== v8 ==
==> flow/design.v <==
module float_adder(
    input   clk,
    input   rst,
    input   [31:0]  x,
    input   [31:0]  y,
    output  reg [31:0]  z,
    output  reg [1:0]   overflow  
);
    reg [24:0] m_x, m_y, m_z;
    reg [27:0] m_x_ext, m_y_ext, m_z_ext;
    reg [7:0] e_x, e_y, e_z;
    reg [2:0] s_x, s_y, s_z;
    reg [2:0] state_now;
    parameter S_start = 3'b000;
    parameter S_align = 3'b001;
    parameter S_add = 3'b010;
    parameter S_normal = 3'b011;
    parameter S_overflow = 3'b100;
    parameter S_zerocheck = 3'b101;
    parameter S_IDLE = 3'b110;
    wire [5:0] shift_bit;
    FHB32 fhb32_x(
        .x({4'b0, m_z_ext}),
        .high_bit(shift_bit)
    );
    always @(posedge clk or negedge rst) begin
        if (!rst) begin
            state_now <= S_start;
        end
        else begin
            case(state_now)
                S_start: begin
                    if ((x[30:23] == 8'd255 && x[22:0] != 0) || (y[30:23] == 8'd255 && y[22:0] != 0))
                        state_now <= S_overflow;
                    else if ((x[30:23] == 8'd255 && x[22:0] == 0) || (y[30:23] == 8'd255 && y[22:0] == 0))
                        state_now <= S_overflow;
                    else
                        state_now <= S_zerocheck;
                end
                S_zerocheck: begin
                    if ((m_x[22:0] == 0 && e_x == 8'b0) || (m_y[22:0] == 0 && e_y == 8'b0))
                        state_now <= S_overflow;
                    else
                        state_now <= S_align;
                end
                S_align: state_now <= S_add;
                S_add: begin
                    if (s_x != s_y && m_x_ext == m_y_ext)
                        state_now <= S_overflow;
                    else
                        state_now <= S_normal;
                end
                S_normal: state_now <= S_overflow;
                default: state_now <= S_IDLE;
            endcase
        end
    end
    always @(posedge clk) begin
        case(state_now)
            S_start: begin
                e_x <= x[30:23];
                e_y <= y[30:23];
                m_x <= {2'b01, x[22:0]};  
                m_y <= {2'b01, y[22:0]};
                s_x <= {2'b0, x[31]};
                s_y <= {2'b0, y[31]};
                if ((x[30:23] == 8'd255 && x[22:0] != 0) || (y[30:23] == 8'd255 && y[22:0] != 0)) begin
                    overflow <= 2'b11;
                    s_z <= 3'd1;
                    e_z <= 8'd255;
                    m_z <= 25'h7fffff;
                end
                else if ((x[30:23] == 8'd255 && x[22:0] == 0) || (y[30:23] == 8'd255 && y[22:0] == 0)) begin
                    overflow <= 2'b11;
                    s_z <= {2'b0, x[31]};
                    e_z <= 8'd255;
                    if ((x[30:23] == 8'd255 && x[22:0] == 0) && (y[30:23] == 8'd255 && y[22:0] == 0) && x[31] != y[31]) begin
                        m_z <= 25'h7fffff;
                    end else begin
                        m_z <= 25'b0;
                    end
                end
                else begin
                    overflow <= 2'b00;
                end
            end
            S_zerocheck: begin
                if (m_x[22:0] == 0 && e_x == 8'b0) begin
                    s_z <= s_y;
                    e_z <= e_y;
                    m_z <= m_y;
                end
                else if (m_y[22:0] == 0 && e_y == 8'b0) begin
                    s_z <= s_x;
                    e_z <= e_x;
                    m_z <= m_x;
                end
            end
            S_align: begin
                if (e_x == e_y) begin
                    e_z <= e_x;
                    m_x_ext <= {m_x[23:0], 3'b0};
                    m_y_ext <= {m_y[23:0], 3'b0};
                end else if (e_x < e_y) begin
                    e_z <= e_y;
                    m_x_ext <= {m_x >> (e_y - e_x), 3'b0};
                    m_y_ext <= {m_y[23:0], 3'b0};
                end else begin
                    e_z <= e_x;
                    m_x_ext <= {m_x[23:0], 3'b0};
                    m_y_ext <= {m_y >> (e_x - e_y), 3'b0};
                end
            end
            S_add: begin
                if (s_x == s_y) begin
                    m_z_ext <= m_x_ext + m_y_ext;
                    s_z <= s_x;
                end else begin
                    if (m_x_ext < m_y_ext) begin
                        m_z_ext <= m_y_ext - m_x_ext;
                        s_z <= s_y;
                    end else if (m_x_ext > m_y_ext) begin
                        m_z_ext <= m_x_ext - m_y_ext;
                        s_z <= s_x;
                    end else begin
                        m_z <= 25'd0;
                        e_z <= 8'd0;
                        s_z <= 3'd0;
                    end
                end
            end
            S_normal: begin
                if (m_z_ext[27] == 1'b1) begin
                    if (e_z == 8'd254) begin
                        s_z <= s_x;
                        e_z <= 8'd255;
                        m_z <= 0;
                        overflow <= 2'b01;
                    end else begin
                        m_z <= {1'b0, m_z_ext[26:4]};
                        e_z <= e_z + 8'b1;
                    end
                end else begin
                    if (m_z_ext[26] == 1'b0 && e_z >= 1) begin
                        m_z <= (m_z_ext << (6'd26 - shift_bit)) >> 3;
                        e_z <= e_z + shift_bit - 6'd26;
                    end
                    else begin
                        m_z <= m_z_ext[27:3];
                    end
                end
            end
            S_overflow: begin
                z <= {s_z[0], e_z[7:0], m_z[22:0]};
            end
            default: ;
        endcase
    end
endmodule
module FHB32(
    input [31:0] x,
    output reg [5:0] high_bit
);
    integer i;
    always @(*) begin
        high_bit = 0;
        for (i = 0; i < 32; i = i + 1)
            if (x[i] == 1'b1) high_bit = i[5:0];
    end
endmodule
export LEC_CHECK = 0
export CAP_MARGIN = 35
export CELL_PAD_IN_SITES_DETAIL_PLACEMENT = 2
export CELL_PAD_IN_SITES_GLOBAL_PLACEMENT = 3
export CORE_ASPECT_RATIO = 0.56
export CORE_MARGIN = 2
export CORE_UTILIZATION = 33
export CTS_CLUSTER_DIAMETER = 119
export CTS_CLUSTER_SIZE = 79
export GPL_ROUTABILITY_DRIVEN = 0
export GPL_TIMING_DRIVEN = 0
export HOLD_SLACK_MARGIN = -0.05
export MIN_ROUTING_LAYER = met2
export PLACE_DENSITY_LB_ADDON = 0.24
export SLEW_MARGIN = 20
export TNS_END_PERCENT = 80
create_clock -name core_clock -period 3.18 [get_ports {clk}]
run.sh (not shown) runs the stock make flow with config.mk's settings and CLKGATE_MAP_FILE=.
What ended v8 was a tool error in global routing; the run never finished.
The inputs of v17 differ from those of v8 as listed below.
Settings: CELL_PAD_IN_SITES_DETAIL_PLACEMENT no longer set, was 2; CORE_UTILIZATION now 68, was 33; HOLD_SLACK_MARGIN no longer set, was -0.05; GPL_TIMING_DRIVEN no longer set, was 0; CAP_MARGIN now 20, was 35; CTS_CLUSTER_DIAMETER no longer set, was 119; TNS_END_PERCENT no longer set, was 80; CELL_PAD_IN_SITES_GLOBAL_PLACEMENT no longer set, was 3; GPL_ROUTABILITY_DRIVEN no longer set, was 0; MIN_ROUTING_LAYER no longer set, was met2; ABC_AREA now 1, previously not set; CTS_CLUSTER_SIZE now 17, was 79; CORE_ASPECT_RATIO no longer set, was 0.56; PLACE_DENSITY_LB_ADDON no longer set, was 0.24; the clock period (ns, I/O delays scaled along) now 3.2, was 3.18.
Findings:
Status: v17 FAILED at global routing (tool error)
In the reports for v17 and v8, the larger effective utilization at floorplan belongs to v17.
[diff] post-placement setup slack, v17 relative to v8: improvement
Total cell area at the placement stage: v17 vs v8 up about 1.2%
The number of instances in the placed design reported for v17 is greater than that of v8 by 20.
The HPWL after detailed placement in v8 is 1.5 times that in v17.
Changes in v34 relative to v17:
Settings: a deleted ABC_AREA that had been 1; an added SETUP_SLACK_MARGIN of -0.37; a change of CORE_UTILIZATION from 68 to 72; a deleted CTS_CLUSTER_SIZE that had been 17; a change of the clock period (ns, I/O delays scaled along) from 3.2 to 3.83.
Findings:
Of v17 and v34, only v17 fails to reach the end of the flow.
The layout from v34, despite a flow that completed every stage, fails the layout checks, with the failing checks listed as negative setup slack.
Relative to v17, arithmetic-cell share of the synthesized area counting full adders, half adders and majority gates has gone down in v34.
On basic-gate share of the synthesized area counting and, or, nand and nor cells, the higher figure sits with v17, not v34.
On v34: die area is 1.6% lower than what v17 gave.
